==> flow/design.v <==
module alu_top(clk, a, b, op, out, carry_out, over_flow, zero);
input clk;
input [31:0] a, b;
input [2:0] op;
output reg [31:0] out;
output reg carry_out, over_flow, zero;
reg [31:0] a_r, b_r;
reg [2:0] op_r;
wire [31:0] alu_out;
wire alu_carry_out, alu_over_flow, alu_zero;
ALU alu_core(a_r, b_r, op_r, alu_out, alu_carry_out, alu_over_flow, alu_zero);
always @(posedge clk) begin
	a_r <= a;
	b_r <= b;
	op_r <= op;
	out <= alu_out;
	carry_out <= alu_carry_out;
	over_flow <= alu_over_flow;
	zero <= alu_zero;
end
endmodule

module xorgate(a, b, out);
output[31:0] out;
input wire[31:0] a, b;
generate  
genvar index;
for (index = 0; index<32; index = index + 1)
	begin: xorgen
		xor xor1(out[index], a[index], b[index]);
	end
endgenerate
endmodule
module andgate(a, b, out);
output[31:0] out;
input[31:0] a, b;
generate  
genvar index;
for (index = 0; index<32; index = index + 1)
	begin: andgen
		and and1(out[index], a[index], b[index]);  
	end
endgenerate
endmodule
module orgate(a, b, out);
output[31:0] out;
input[31:0] a, b;
generate  
genvar index;
for (index = 0; index<32; index = index + 1)
	begin: orgen
		or or1(out[index], a[index], b[index]);
	end
endgenerate
endmodule
module adder(sum, carryout, a, b, carryin);
output sum, carryout;
input a, b, carryin;
xor sumbit(sum, a, b, carryin);
and bc(b_c, b, carryin);
and ac(a_c, a, carryin);
and ab(a_b, a, b);
or cout(carryout, b_c, a_c, a_b);
endmodule
module adder32Bit(addo, carryout, over_flow, A, B, carry_in);
output[31:0] addo;  
output carryout;  
output over_flow;  
input[31:0] A;  
input[31:0] B;  
input carry_in;
wire[31:0] carry_oarray;
adder adder_init (addo[0], carry_oarray[0], A[0], B[0], carry_in);
adder adder1 (addo[1], carry_oarray[1], A[1], B[1], carry_oarray[0]);
generate  
genvar index;
for (index = 2; index<32; index = index + 1)
	begin: add32b
	adder addergen (addo[index], carry_oarray[index], A[index], B[index], carry_oarray[index-1]);
	end
endgenerate
assign carryout = carry_oarray[31];
wire abxor, abcoutxor;
xor xor1(abxor, A[31], B[31]);
xor xor2(abcoutxor, carryout, abxor);
xor xor3(over_flow, addo[31], abcoutxor);
endmodule 
module slt(sum, overflow, slto);
input[31:0] sum;
input overflow;
output slto;
xor slt_xor(slto, sum[31], overflow);
endmodule
module structuralMultiplexer(out, mux_command, ando, oro, xoro, addo, slto);
output[31:0] out;
input[2:0] mux_command;  
input[31:0] ando;  
input[31:0] oro;  
input[31:0] xoro;  
input[31:0] addo;  
input slto;  
wire[2:0] inv_command;
wire[31:0] enableand, enableor, enablexor, enableadd;  
wire enableslt;  
not notCommand0(inv_command[0], mux_command[0]);  
not notCommand1(inv_command[1], mux_command[1]);
not notCommand2(inv_command[2], mux_command[2]);
and slt_and(enableslt, slto, inv_command[2], mux_command[1], inv_command[0]);
generate
genvar index;
for (index = 0; index<32; index = index + 1)
	begin: muxgen 
		and ando_and(enableand[index], ando[index], inv_command[2], mux_command[1], mux_command[0]);  
		and oro_and(enableor[index], oro[index], mux_command[2], inv_command[1], inv_command[0]);  
		and xoro_and(enablexor[index], xoro[index], inv_command[2], inv_command[1], mux_command[0]);  
		and addo_and(enableadd[index], addo[index], inv_command[2], inv_command[1], inv_command[0]);  
		or or1(out[index], enableand[index],  enableor[index], enablexor[index], enableadd[index], enableslt);  
	end
endgenerate
endmodule
module LUT(mux_command, a_inv, b_inv, carry_in, allow_overflow, addr);
output reg[2:0] mux_command;
output reg a_inv;
output reg b_inv;
output reg carry_in;
output reg allow_overflow;
input[2:0] addr;
always @ (addr) begin
	case(addr)
	3'd0: begin mux_command = 3'b000; a_inv = 0; b_inv = 0; carry_in = 0; allow_overflow = 1; end  
	3'd1: begin mux_command = 3'b000; a_inv = 0; b_inv = 1; carry_in = 1; allow_overflow = 1; end  
	3'd2: begin mux_command = 3'b001; a_inv = 0; b_inv = 0; carry_in = 0; allow_overflow = 1; end  
	3'd3: begin mux_command = 3'b010; a_inv = 0; b_inv = 1; carry_in = 1; allow_overflow = 0; end  
	3'd4: begin mux_command = 3'b011; a_inv = 0; b_inv = 0; carry_in = 0; allow_overflow = 1; end  
	3'd6: begin mux_command = 3'b011; a_inv = 1; b_inv = 1; carry_in = 0; allow_overflow = 1; end  
	3'd7: begin mux_command = 3'b100; a_inv = 0; b_inv = 0; carry_in = 0; allow_overflow = 1; end  
	3'd5: begin mux_command = 3'b100; a_inv = 1; b_inv = 1; carry_in = 0; allow_overflow = 1; end  
default: $display("Please check inputs");
endcase
end
endmodule
module ALU(a, b, addr, out, carry_out, over_flow, zero);
input[31:0] a, b;
input[2:0] addr;  
output[31:0] out;
output carry_out, over_flow, zero;
wire carry_in, b_inv;  
wire a_inv, allow_overflow;  
wire[2:0] mux_command;
wire[31:0] A, B;  
wire[31:0] addo, xoro, ando, oro;
wire slto;
LUT lookuptable(mux_command, a_inv, b_inv, carry_in, allow_overflow, addr);
generate
genvar index;
for (index = 0; index<32; index = index + 1)
	begin: abinv_gen
		xor a_invgen(A[index], a[index], a_inv);  
		xor b_invgen(B[index], b[index], b_inv);  
	end
endgenerate
andgate and_gate(A, B, ando);  
orgate or_gate(A, B, oro);  
xorgate xor_gate(A, B, xoro);  
adder32Bit add_gate(addo, carry_out, over_flow, A, B, carry_in);  
slt slt_gate(addo, over_flow, slto);
and allowoverflow_and(overflow, over_flow, allow_overflow);
structuralMultiplexer mux_structure(out, mux_command, ando, oro, xoro, addo, slto);
wire[31:0] equal;
generate  
genvar index1;
for (index1 = 0; index1 <32; index1 = index1+1)begin
                nor nor1(equal[index1], out[index1], 0);
end
endgenerate
and and1(zero, equal[0], equal[1], equal[2], equal[3],equal[4],equal[5],equal[6],equal[7],equal[8],equal[9],equal[10],equal[11],equal[12],equal[13],equal[14],equal[15],equal[16],equal[17],equal[18],equal[19],equal[20],equal[21],equal[22],equal[23],equal[24],equal[25],equal[26],equal[27],equal[28],equal[29],equal[30],equal[31]);
endmodule
clock: 14.5 ns
lec_check: 0
cap_margin: 20
core_aspect_ratio: 0.5
core_margin: 6
core_utilization: 58
cts_cluster_diameter: 305
cts_cluster_size: 98
place_density: 0.35
slew_margin: 20
tns_end_percent: 10
run.sh (not shown) runs the stock make flow with config.mk's settings and CLKGATE_MAP_FILE=.
The baseline went through all stages and came out clean.
Rerun with:
Settings changed: CORE_ASPECT_RATIO 0.5 to default, CORE_MARGIN 6 to 2, CORE_UTILIZATION 58 to 40, CTS_CLUSTER_DIAMETER 305 to default, CTS_CLUSTER_SIZE 98 to default, PLACE_DENSITY 0.35 to default, TNS_END_PERCENT 10 to default.
What happened:
- count of clock-buffer cells in the layout went up by 2
- global-route usage falls by 4.7 points
- design area grows by 0.95%
- clock power barely changes
- utilization came out lower by 24 points
- via count decreases by 2.5%
- cell count rises by 5.6%
Rerun with:
Settings changed: CORE_ASPECT_RATIO from default to 0.5, CORE_UTILIZATION 40 to 58, CTS_CLUSTER_DIAMETER from default to 305, CTS_CLUSTER_SIZE from default to 49, PLACE_DENSITY_LB_ADDON from default to 0.08, TNS_END_PERCENT from default to 10.
After rerunning: Clock skew stays flat; count of clock-buffer cells in the layout came out lower by 3; global-route usage came out higher by 8.7 points; routed wire length barely changes; clock power hardly moves; cell count came out lower by 5.5%; utilization came out higher by 24 points.
Rerun with:
Settings changed: CELL_PAD_IN_SITES_DETAIL_PLACEMENT from default to 1, CORE_ASPECT_RATIO 0.5 to default, CORE_UTILIZATION 58 to 40, CTS_CLUSTER_DIAMETER 305 to default, CTS_CLUSTER_SIZE 49 to default, PLACE_DENSITY_LB_ADDON 0.08 to default.
Outcome: Synthesized area does not change. Worst setup slack gains 0.042 ns. Wire length rose by roughly a tenth. Cell count rose by a few percent. Cell area rose slightly. Synthesized cell count does not change. Utilization fell by 24 points. Sequential power is about the same. Die area rose by well over a third.
Rerun with:
Settings changed: CAP_MARGIN 20 to 40, CELL_PAD_IN_SITES_DETAIL_PLACEMENT 1 to default, CORE_ASPECT_RATIO from default to 0.5, CORE_MARGIN 2 to 10, CORE_UTILIZATION 40 to 58, CTS_CLUSTER_DIAMETER from default to 305, CTS_CLUSTER_SIZE from default to 98, PLACE_DENSITY_LB_ADDON from default to 0.08.
Setup slack improves by 0.13 ns.
Wire length decreases by about 5%.
Sequential power barely changes.
Synthesized area is unchanged.
Global-route usage decreases by 0.63 points.
Die area decreases by about 6%.
Via count barely changes.
Register-to-register slack improves by 0.13 ns.
Worst hold slack degrades by 0.012 ns.
Final cell count decreases by about 5%.
Rerun with:
Settings changed: CAP_MARGIN 40 to 20, CORE_ASPECT_RATIO 0.5 to default, CORE_MARGIN 10 to 2, CORE_UTILIZATION 58 to 61, CTS_CLUSTER_DIAMETER 305 to default, CTS_CLUSTER_SIZE 98 to default, PLACE_DENSITY_LB_ADDON 0.08 to default, TNS_END_PERCENT 10 to default.
Clock period 14.5 ns to 7.16 ns, I/O delays scaled along.
Outcome:
- Now the flow completed, yet does not pass: negative setup slack
- register-to-register slack degrades by 6.8 ns
- via count climbs by a little under a tenth
- routed wire length grows by a few percent
- sequential share of layout area came out lower by 1.7 points
- worst setup slack degrades by 6.8 ns
- first-iteration DRC count went down by a quarter to a third
- worst hold slack gains 0.0071 ns
- clock skew rose by 0.0046 ns
- global-route usage rises by 11 points

---

Starts from the design.v that is shown in full above.
clock: 14.1 ns
lec_check: 0
abc_area: 1
cap_margin: 20
cell_pad_in_sites_detail_placement: 2
cell_pad_in_sites_global_placement: 3
core_aspect_ratio: 1.76
core_margin: 8
core_utilization: 36
cts_cluster_diameter: 397
cts_cluster_size: 85
gpl_routability_driven: 0
hold_slack_margin: 0.06
max_routing_layer: met4
place_density_lb_addon: 0.27
setup_slack_margin: 2.5
slew_margin: 35
tns_end_percent: 50
The baseline finished clean.
Edit:
CELL_PAD_IN_SITES_DETAIL_PLACEMENT = 1   (was 2)
CELL_PAD_IN_SITES_GLOBAL_PLACEMENT = 2   (was 3)
CORE_ASPECT_RATIO = 0.65   (was 1.76)
CORE_MARGIN = 7   (was 8)
CTS_CLUSTER_DIAMETER = 57   (was 397)
GPL_ROUTABILITY_DRIVEN = 1   (was 0)
PLACE_DENSITY_LB_ADDON = 0.09   (was 0.27)
SLEW_MARGIN = 5   (was 35)
Result:
- cell count grows by 1.7%
- non-clock buffer count shrinks by 7
- setup slack degrades by 0.035 ns
- design area barely changes
- total power came out lower by 2.5%
- via count went down by 3.3%
- global-route usage drops by 2.4 points
- first-iteration DRC count is higher by 27%
- routed wire length goes down by 13%
- clock-buffer cell count stays the same
- synthesized area stays the same
Edit:
ABC_AREA = 0   (was 1)
CELL_PAD_IN_SITES_DETAIL_PLACEMENT = 0   (was 1)
CELL_PAD_IN_SITES_GLOBAL_PLACEMENT = 0   (was 2)
CORE_ASPECT_RATIO = 1.76   (was 0.65)
CORE_MARGIN = 8   (was 7)
CORE_UTILIZATION = 54   (was 36)
CTS_CLUSTER_DIAMETER = 397   (was 57)
CTS_CLUSTER_SIZE = 20   (was 85)
GPL_ROUTABILITY_DRIVEN = 0   (was 1)
HOLD_SLACK_MARGIN = not set   (was 0.06)
PLACE_DENSITY = 0.35   (was not set)
PLACE_DENSITY_LB_ADDON = not set   (was 0.09)
SETUP_SLACK_MARGIN = -0.23   (was 2.5)
SLEW_MARGIN = 20   (was 5)
Effect: Hold slack improves by 0.069 ns; flip-flop count is unchanged; die area decreases by 25%; routed wire length drops by 10%; maximum frequency goes down by 7.4%; clock skew hardly moves; critical path depth drops by 3; power climbs by 4.2%; clock power fell by about 7%; setup slack got worse by 1.0 ns.
Edit:
CORE_UTILIZATION = 36   (was 54)
PLACE_DENSITY = 0.54   (was 0.35)
Sequential share of layout area drops by 0.21 points.
Total power falls by 1.1%.
Routed wire length rises by 5.2%.

---

Starts from the design.v that is shown in full above.
make LEC_CHECK=0 ABC_AREA=1 CAP_MARGIN=35 CORE_MARGIN=2 CORE_UTILIZATION=70 CTS_CLUSTER_DIAMETER=373 CTS_CLUSTER_SIZE=15 PLACE_DENSITY=0.8 SLEW_MARGIN=20 finish   # period 11.4 ns
The starting point reached the layout checks and failed them: setup timing.
Then changed:
--- a/flow/config.mk
+++ b/flow/config.mk
@@ -11,5 +11,4 @@
 export CORE_UTILIZATION = 70
-export CTS_CLUSTER_DIAMETER = 373
 export CTS_CLUSTER_SIZE = 15
-export PLACE_DENSITY = 0.8
+export PLACE_DENSITY_LB_ADDON = 0.25
 export SLEW_MARGIN = 20
==> flow/constraint.sdc (replaced) <==
create_clock -name core_clock -period 12.4 [get_ports {clk}]
set_input_delay 2.4800 -clock core_clock [delete_from_list [all_inputs] [get_ports {clk}]]
set_output_delay 2.4800 -clock core_clock [all_outputs]
set_load 0.01 [all_outputs]
Outcome: This time the run never finished: it broke off in global routing (5_1_grt) with GRT-0232; synthesized cell count is unchanged; synthesized area does not change; die area stays the same.
Then changed:
==> flow/config.mk (replaced) <==
export PLATFORM = sky130hd
export DESIGN_NAME = alu_top
export DESIGN_NICKNAME = alu_top
export VERILOG_FILES = /design/flow/design.v
export SDC_FILE = /design/flow/constraint.sdc
export NUM_CORES = 4
export LEC_CHECK = 0
export CAP_MARGIN = 20
export CORE_MARGIN = 2
export CORE_UTILIZATION = 18
export SLEW_MARGIN = 20
==> flow/constraint.sdc (replaced) <==
create_clock -name core_clock -period 14.2 [get_ports {clk}]
set_input_delay 2.8400 -clock core_clock [delete_from_list [all_inputs] [get_ports {clk}]]
set_output_delay 2.8400 -clock core_clock [all_outputs]
set_load 0.01 [all_outputs]
Result: The changed run finished with timing, DRC and antenna clean. Synthesized area came out higher by 3.5%. Die area rose to 3.9 times its value. Synthesized cell count decreases by 7.1%.
Then changed:
--- a/flow/config.mk
+++ b/flow/config.mk
@@ -9,3 +9,5 @@
 export CORE_MARGIN = 2
-export CORE_UTILIZATION = 18
+export CORE_UTILIZATION = 70
+export CTS_CLUSTER_DIAMETER = 100
+export SETUP_SLACK_MARGIN = 1.0
 export SLEW_MARGIN = 20
==> flow/constraint.sdc (replaced) <==
create_clock -name core_clock -period 7.16 [get_ports {clk}]
set_input_delay 1.4320 -clock core_clock [delete_from_list [all_inputs] [get_ports {clk}]]
set_output_delay 1.4320 -clock core_clock [all_outputs]
set_load 0.01 [all_outputs]
Outcome:
- The changed run failed in global routing (5_1_grt) with GRT-0232
- synthesized area is unchanged
- die area drops by 73%
- synthesized cell count does not change
Then changed:
--- a/flow/config.mk
+++ b/flow/config.mk
@@ -9,5 +9,4 @@
 export CORE_MARGIN = 2
-export CORE_UTILIZATION = 70
-export CTS_CLUSTER_DIAMETER = 100
-export SETUP_SLACK_MARGIN = 1.0
+export CORE_UTILIZATION = 72
+export CTS_CLUSTER_SIZE = 99
 export SLEW_MARGIN = 20
==> flow/constraint.sdc (replaced) <==
create_clock -name core_clock -period 13.7 [get_ports {clk}]
set_input_delay 2.7400 -clock core_clock [delete_from_list [all_inputs] [get_ports {clk}]]
set_output_delay 2.7400 -clock core_clock [all_outputs]
set_load 0.01 [all_outputs]
What happened: This time the run completed, yet does not pass: setup timing. Synthesized cell count is unchanged. Die size drops by 2.7%. Area after synthesis does not change.

---

// alu_top: RTL as listed in full above, without the edits since
Settings: LEC_CHECK=0, ABC_AREA=1, CAP_MARGIN=10, CELL_PAD_IN_SITES_DETAIL_PLACEMENT=1, CORE_ASPECT_RATIO=0.77, CORE_MARGIN=2, CORE_UTILIZATION=40, CTS_CLUSTER_SIZE=43, GPL_TIMING_DRIVEN=0, HOLD_SLACK_MARGIN=0.18, SETUP_SLACK_MARGIN=1.86, SLEW_MARGIN=25, TNS_END_PERCENT=95; clock period 12.6 ns.
The first run reached the layout checks and failed them: negative setup slack.
==> next run, changes <==
Settings changed: ABC_AREA 1 to not set, CAP_MARGIN 10 to 20, CELL_PAD_IN_SITES_DETAIL_PLACEMENT 1 to not set, CORE_ASPECT_RATIO 0.77 to not set, CTS_CLUSTER_SIZE 43 to not set, GPL_TIMING_DRIVEN 0 to not set, HOLD_SLACK_MARGIN 0.18 to not set, SETUP_SLACK_MARGIN 1.86 to not set, SLEW_MARGIN 25 to 20, TNS_END_PERCENT 95 to not set.
Clock period 12.6 ns to 21.7 ns, I/O delays scaled along.
Effect: This time the run passed the timing, DRC and antenna checks; worst setup slack improved by 5800 ps; global-route usage went down by 6.1 points; flip-flop count is unchanged; cell count goes down by roughly a tenth; sequential share of layout area climbs by 2.0 points; die size came out higher by a few percent; utilization goes down by 5.6 points; critical path depth falls by 4; total power went down by well over a third.
==> next run, changes <==
Settings changed: ABC_AREA set to 1, CORE_UTILIZATION 40 to 58, CTS_CLUSTER_DIAMETER set to 218, SETUP_SLACK_MARGIN set to -0.72.
Clock period 21.7 ns to 7.88 ns, I/O delays scaled along.
This time the run completed, yet does not pass: negative setup slack.
Die area drops by 32%.
Sequential share of layout area drops by 0.75 points.
Critical path depth climbs by 2.
Clock-buffer cell count drops by 2.
Power climbs to 2.7 times its value.
Global-route usage climbs by 9.0 points.
Design area climbs by 2.8%.
Power figures rest on the tool's default switching activity, not on a simulated workload.
